## run 1
## cpu
module cpu (rst, clk, addr, instruction,
            dmem_addr, dmem_wdata, dmem_write, dmem_read, dmem_readdata);
make LEC_CHECK=0 CAP_MARGIN=20 CORE_MARGIN=2 CORE_UTILIZATION=40 SLEW_MARGIN=20 finish   # period 9.9 ns
run.sh (not shown) runs the stock make flow with config.mk's settings and CLKGATE_MAP_FILE=.
#### Input delta (run 2 over run 1)
# run 1
export LEC_CHECK = 0
export CAP_MARGIN = 20
export CORE_MARGIN = 2
export CORE_UTILIZATION = 40
export SLEW_MARGIN = 20
create_clock -name core_clock -period 9.9 [get_ports {clk}]
# run 2
export LEC_CHECK = 0
export CAP_MARGIN = 20
export CORE_MARGIN = 2
export CORE_UTILIZATION = 69
export CTS_CLUSTER_DIAMETER = 89
export CTS_CLUSTER_SIZE = 52
export PLACE_DENSITY_LB_ADDON = 0.28
export SLEW_MARGIN = 20
create_clock -name core_clock -period 6.07 [get_ports {clk}]
## What came out
Run 2 never completed, since it errored out during global routing.
Going from run 1 to run 2, global placer's final weighted congestion moved up, area of the core region moved down, setup slack at placement moved down, synthesized area per cell level.
Run 2 vs run 1 on number of CTS-inserted buffers: run 2 is the lower one.
Compared with run 1, run 2 shows a lower die area.
Diff run 2..run 1 | chip area estimate from yosys synthesis | unchanged
Synthesized flop and latch total came out exactly the same in run 2 and run 1.
Run 2 vs run 1: effective utilization at floorplan up in run 2
Comparing run 2 and run 1, the lower floorplan row count is on run 2.
Looking only at cell count after placement, and setting everything else aside, the higher value of run 2 and run 1 goes to run 1.
diff inputs: run 2 => run 3
# run 2
export LEC_CHECK = 0
export CAP_MARGIN = 20
export CORE_MARGIN = 2
export CORE_UTILIZATION = 69
export CTS_CLUSTER_DIAMETER = 89
export CTS_CLUSTER_SIZE = 52
export PLACE_DENSITY_LB_ADDON = 0.28
export SLEW_MARGIN = 20
create_clock -name core_clock -period 6.07 [get_ports {clk}]
# run 3
export LEC_CHECK = 0
export CAP_MARGIN = 20
export CORE_MARGIN = 2
export CORE_UTILIZATION = 72
export CTS_CLUSTER_DIAMETER = 389
export SLEW_MARGIN = 20
create_clock -name core_clock -period 7.27 [get_ports {clk}]
==> comparison <==
Not one of run 2 and run 3 finished clean.
The log for run 2 ends in global routing with error GRT-0116, so the run never completed.
Diff run 3 and run 2: total die size lower in run 3
As of run 3, cell row count had fallen by a few percent compared to run 2.
Area of the core is higher on run 2
Modified inputs, run 4 compared to run 3
# run 3
export LEC_CHECK = 0
export CAP_MARGIN = 20
export CORE_MARGIN = 2
export CORE_UTILIZATION = 72
export CTS_CLUSTER_DIAMETER = 389
export SLEW_MARGIN = 20
create_clock -name core_clock -period 7.27 [get_ports {clk}]
# run 4
export LEC_CHECK = 0
export ABC_AREA = 1
export CAP_MARGIN = 40
export CELL_PAD_IN_SITES_DETAIL_PLACEMENT = 1
export CELL_PAD_IN_SITES_GLOBAL_PLACEMENT = 2
export CORE_ASPECT_RATIO = 0.71
export CORE_MARGIN = 5
export CORE_UTILIZATION = 40
export GPL_ROUTABILITY_DRIVEN = 0
export GPL_TIMING_DRIVEN = 1
export MAX_ROUTING_LAYER = met4
export PLACE_DENSITY_LB_ADDON = 0.14
export SETUP_SLACK_MARGIN = -0.5
export SLEW_MARGIN = 20
create_clock -name core_clock -period 10.0 [get_ports {clk}]
[summary]
STATUS run=run 4 STAGES=ALL_DONE FINAL_CHECKS=FAILED CAUSE=negative setup slack
Run 4 reports its main kind of combinational logic by area as simple AND/OR/NAND/NOR gates while run 3 reports multiplexers.
Compared with run 3, run 4 shows a higher AND-OR/OR-AND share of the synthesized area.
Of run 3 and run 4, the run reporting the higher total clock buffers created by CTS was run 4.
Going from run 3 to run 4, area of the synthesized netlist per yosys stat grew by a few percent.
Relative to run 3, total die size has increased by about 90% in run 4.
Looking at number of distinct library cells after synthesis across run 3 and run 4, the one that comes out lower is run 4.
When run 4 is set beside run 3, its synthesized area turns out to be 3.8% larger.
Of run 3 and run 4, the run reporting the higher post-CTS setup buffer count was run 3.
